Setup of sierra:
==> flow/design.v (excerpt) <==
module test_wrapper #(
	parameter SYS_VERSION = 41,
	parameter WIDTH = 16,
	parameter NUM_SUB_MON = 3
)(
	input clk,
	input reset,
	input       [5:0] slave_address,
	input             slave_read,
	input             slave_write,
	input      [31:0] slave_writedata,
	output reg [31:0] slave_readdata,
	output [WIDTH-1:0] dut_a,
	output [WIDTH-1:0] dut_b,
	input  [WIDTH-1:0] dut_out
);
	reg  [31:0] d_hpc_ctrl;
	wire [31:0] o_hpc_datctr;
	wire [31:0] o_hpc_errctr;
	wire [31:0] o_hpc_sysver;
	wire [31:0] o_hpc_dutdelay;
	reg  [31:0] i_hpc_fselect;
	reg  [31:0] i_hpc_fmanual_a;
	reg  [31:0] i_hpc_fmanual_b;
	reg  [31:0] i_hpc_fbitset_a;
	reg  [31:0] i_hpc_fbitset_b;
	reg  [31:0] i_hpc_fbitclr_a;
	reg  [31:0] i_hpc_fbitclr_b;
	reg  [31:0] o_hpc_maxacc;
	reg  [31:0] o_hpc_minacc;
	localparam D_CTRL_ADDR     = 6'h00;
	localparam O_SYSVER_ADDR   = 6'h04;
	localparam I_FSELECT_ADDR    = 6'h10;
	localparam I_FMANUAL_A_ADDR  = 6'h14;
	localparam I_FMANUAL_B_ADDR  = 6'h18;
	localparam I_FBITSET_A_ADDR  = 6'h1C;
	localparam I_FBITSET_B_ADDR  = 6'h20;
	localparam I_FBITCLR_A_ADDR  = 6'h24;
	localparam I_FBITCLR_B_ADDR  = 6'h28;
	localparam O_DUTDELAY_ADDR   = 6'h2C;
	localparam O_DATCTR_ADDR   = 6'h30;
	localparam O_ERRCTR_ADDR   = 6'h34;
	localparam O_MAXACC_ADDR   = 6'h38;
	localparam O_MINACC_ADDR   = 6'h3C;
	wire writing = ~slave_read && slave_write;
	wire reading = slave_read && ~slave_write;
	always @(posedge clk) begin
		case (slave_address)
			D_CTRL_ADDR:
				if (writing)
					d_hpc_ctrl <= slave_writedata;
				else if (reading)
					slave_readdata <= d_hpc_ctrl;
			O_DATCTR_ADDR:
				if (reading)
					slave_readdata <= o_hpc_datctr;
			O_ERRCTR_ADDR:
				if (reading)
					slave_readdata <= o_hpc_errctr;
			O_SYSVER_ADDR:
				if (reading)
					slave_readdata <= o_hpc_sysver;
			O_DUTDELAY_ADDR:
				if (reading)
					slave_readdata <= o_hpc_dutdelay;
			O_MAXACC_ADDR:
				if (reading)
					slave_readdata <= o_hpc_maxacc;
			O_MINACC_ADDR:
				if (reading)
					slave_readdata <= o_hpc_minacc;
			I_FSELECT_ADDR:
  ...
Size: about 3500 cells after synthesis, about 790 flip-flops, about 0.031 sq mm of cells after synthesis.
Settings: LEC_CHECK=0, ABC_AREA=1, CAP_MARGIN=20, CORE_ASPECT_RATIO=0.5, CORE_MARGIN=2, CORE_UTILIZATION=72, CTS_CLUSTER_DIAMETER=285, CTS_CLUSTER_SIZE=95, PLACE_DENSITY=0.39, SETUP_SLACK_MARGIN=0.49, SLEW_MARGIN=20; clock period 1.67 ns.
run.sh (not shown) runs the stock make flow with config.mk's settings and CLKGATE_MAP_FILE=.
sierra did not finish; a tool error ended it in global routing.
Edits applied to the flow inputs when going from sierra to juniper:
- removing CTS_CLUSTER_DIAMETER (formerly 285)
- changing CORE_UTILIZATION from 72 to 58
- changing SETUP_SLACK_MARGIN from 0.49 to 0.58
- removing CORE_ASPECT_RATIO (formerly 0.5)
- removing CTS_CLUSTER_SIZE (formerly 95)
- removing ABC_AREA (formerly 1)
- removing PLACE_DENSITY (formerly 0.39)
- changing the clock period (ns, I/O delays scaled along) from 1.67 to 2.12
### Flow results
juniper -> stages 100% | layout checks FAIL | negative setup slack. Going from sierra to juniper, the area after synthesis was found to have gone down by 0.0020 sq mm. Per the comparison of juniper with sierra, area fraction in mux cells rose by 6.1 points, post-synth area from yosys stat fell by 0.0020 sq mm, number of library cell types mapped by synthesis rose by 25, placed cell area fell by 4.8%.
Setup changes, juniper to maple
- putting ABC_AREA at 1 where nothing was set
- putting HOLD_SLACK_MARGIN at -0.09 where nothing was set
- swapping 58 for 40 in CORE_UTILIZATION
- swapping 0.58 for 0.59 in SETUP_SLACK_MARGIN
- swapping 2.12 for 3.0 in the clock period (ns, I/O delays scaled along)
--- outcome ---
Diff juniper -> maple: non-clock buffer count decreased by 62% relative to the old numbers; number of cells in the finished layout apart from fillers picked up an extra 1091; detailed-routed wire length on met3 now sits higher; clock-pin transition on the worst setup and hold timing paths held steady.
maple: full flow OK, the timing, DRC and antenna checks passed
[juniper] flow finished | final checks: failed | reasons: negative setup slack
juniper → maple: growth of design area from synthesis to finish shows a reduction of 13 points, worst slack after detailed placement now larger.


## job 2465
test_wrapper again, from the RTL that the note above started with.
clock: 2.34 ns
lec_check: 0
abc_area: 1
cap_margin: 10
cell_pad_in_sites_detail_placement: 1
cell_pad_in_sites_global_placement: 2
core_aspect_ratio: 1.83
core_margin: 2
core_utilization: 69
cts_cluster_size: 20
hold_slack_margin: -0.03
max_routing_layer: met5
min_routing_layer: met2
place_density_lb_addon: 0.23
slew_margin: 20
Job 2465 never completed; the flow aborted with a tool error in 3_1_place_gp_skip_io.
> inputs changed (job 2465 -> job 7388)
- CTS_CLUSTER_SIZE no longer set, was 20
- HOLD_SLACK_MARGIN no longer set, was -0.03
- PLACE_DENSITY_LB_ADDON no longer set, was 0.23
- CORE_ASPECT_RATIO no longer set, was 1.83
- MAX_ROUTING_LAYER no longer set, was met5
- CELL_PAD_IN_SITES_DETAIL_PLACEMENT no longer set, was 1
- CELL_PAD_IN_SITES_GLOBAL_PLACEMENT no longer set, was 2
- CORE_UTILIZATION now 68, was 69
- ABC_AREA no longer set, was 1
- MIN_ROUTING_LAYER no longer set, was met2
- CAP_MARGIN now 20, was 10
- SETUP_SLACK_MARGIN now 0.64, previously not set
- the clock period (ns, I/O delays scaled along) now 2.24, was 2.34
### Flow results
STATUS run=job 7388 STAGES=ALL_DONE FINAL_CHECKS=FAILED CAUSE=setup timing
When job 7388 is measured against job 2465, its mux share of post-synthesis cell area turns out 6.1 points higher.
Job 2465 → job 7388: area fraction in and, or, nand and nor cells after synthesis shows a reduction of 8.9 points; die size saw a decrease; die extent in y lower.
Job 7388 gives more portion of the post-synthesis area used by sequential elements than job 2465 did.
Lower cell count listed in synth_stat.txt among job 2465 and job 7388: job 7388
Sort job 2465 and job 7388 by number of nets produced by synthesis desc -> top: job 2465
Max synthesized-area fraction occupied by xor and xnor cells across job 2465 and job 7388: job 7388
Summary of job 7388 over job 2465: number of instances in the synthesized netlist saw a decrease, synthesis area per yosys down about 7%, number of library cell types mapped by synthesis has increased.
Input-level comparison between job 9978 and job 7388:
- CORE_UTILIZATION now 11, was 68
- SETUP_SLACK_MARGIN no longer set, was 0.64
- the clock period (ns, I/O delays scaled along) now 3.73, was 2.24
[summary]
Per the comparison of job 9978 with job 7388, placer's final routability congestion estimate -about 13%; synthesis-to-layout area growth picked up an extra 0.84 points.
~same fraction of power spent switching nets in job 7388 and job 9978
Design area in job 9978 is about 0.66% higher than in job 7388
Looking at worst setup slack, job 9978 sits above job 7388.
Taking job 7388 as the reference, in job 9978 wire length of the first global-routing pass about even, combinational share of power fell 0.3 points.
Delta(clock network fraction of total power, job 9978 - job 7388) > 0
Of job 7388 and job 9978, just one finished clean: job 9978.
In job 7388 the implementation ran to completion but is not tape-out ready, as the final checks report setup timing.
The beginning of the critical path comes out u_testbench.u_monitor.b[2][1] in one run and u_testbench.u_monitor.ready_ctr[0] in the other, namely in job 7388 and job 9978 respectively.
Comparing final hold slack for job 7388 and job 9978, the bigger number came from job 7388.
Compared job 9978 vs job 7388, and depth of the worst register-to-register path is down in job 9978.
Relative to job 9978, the following input files were edited for job 6747:
- a change of CORE_UTILIZATION from 11 to 64
- a change of the clock period (ns, I/O delays scaled along) from 3.73 to 2.12
[summary]
- [compare] base=job 9978 new=job 6747: summed negative setup slack over all endpoints went down, headroom to the max-slew limit now sits higher, cell area went down, power density relative to cell area increased by 370 nW/um^2 relative to the old numbers, number of cells upsized or downsized after cts increased 61.
- Job 6747 — number of antenna diodes 1 lower, job 9978 as reference
- Taking job 9978 as the reference, in job 6747 share of power burned in combinational logic +0.2 points; critical path depth +2.
- Of job 9978 and job 6747, just one finished clean: job 9978.
- Going from job 9978 to job 6747, total power went up 74%; design internal power increased by about 75% relative to the old numbers.
diff inputs: job 6747 => job 5128
- swapping 64 for 68 in CORE_UTILIZATION
- swapping 2.12 for 2.94 in the clock period (ns, I/O delays scaled along)
==> comparison <==
- Job 5128 finished every stage and its layout cleared the timing, DRC and antenna checks.
- For the total global-route track usage, job 5128 came in 0.94 points higher than job 6747 did.
- Taking job 6747 as the reference, in job 5128 critical path depth went down by 2, cell area went down by about 7%, area growth from synthesis to layout went down by 8.9 points.


== old ==
test_wrapper again, from the RTL that the note above started with.
Settings: LEC_CHECK=0, ABC_AREA=1, CAP_MARGIN=10, CELL_PAD_IN_SITES_DETAIL_PLACEMENT=1, CELL_PAD_IN_SITES_GLOBAL_PLACEMENT=2, CORE_ASPECT_RATIO=1.83, CORE_MARGIN=2, CORE_UTILIZATION=69, CTS_CLUSTER_SIZE=64, MAX_ROUTING_LAYER=met5, MIN_ROUTING_LAYER=met2, PLACE_DENSITY_LB_ADDON=0.23, SETUP_SLACK_MARGIN=0.02, SLEW_MARGIN=20; clock period 2.34 ns.
old did not make it past global placement without I/O, where a tool error ended it.
The inputs of new differ from those of old as listed below.
- CORE_UTILIZATION: 69 -> 33
- CTS_CLUSTER_SIZE: 64 -> unset
- CELL_PAD_IN_SITES_DETAIL_PLACEMENT: 1 -> unset
- PLACE_DENSITY_LB_ADDON: 0.23 -> unset
- CORE_ASPECT_RATIO: 1.83 -> unset
- CELL_PAD_IN_SITES_GLOBAL_PLACEMENT: 2 -> unset
- ABC_AREA: 1 -> unset
- MAX_ROUTING_LAYER: met5 -> unset
- MIN_ROUTING_LAYER: met2 -> unset
- CAP_MARGIN: 10 -> 20
- SETUP_SLACK_MARGIN: 0.02 -> unset
- the clock period (ns, I/O delays scaled along): 2.34 -> 2.8
[summary]
- Of new and old, only old fails to finish with a clean layout.
- Flow for old halted at global placement without I/O, error code FLW-0024.
- Comparing new and old, share of the yosys chip area belonging to registers is higher on new.
- The multiplexer fraction of the synthesized cell area in new sits 6.1 points above the value recorded for old.
- Going from old to new, floorplan utilization lower, yosys synthesis chip area saw a decrease, overall die width picked up an extra about 90%, area of the mapped netlist went down, area share of and/or/nand/nor cells after synthesis saw a decrease.
- Synthesized netlist cell count on new is down relative to old.
Power and IR drop assume default switching activity.
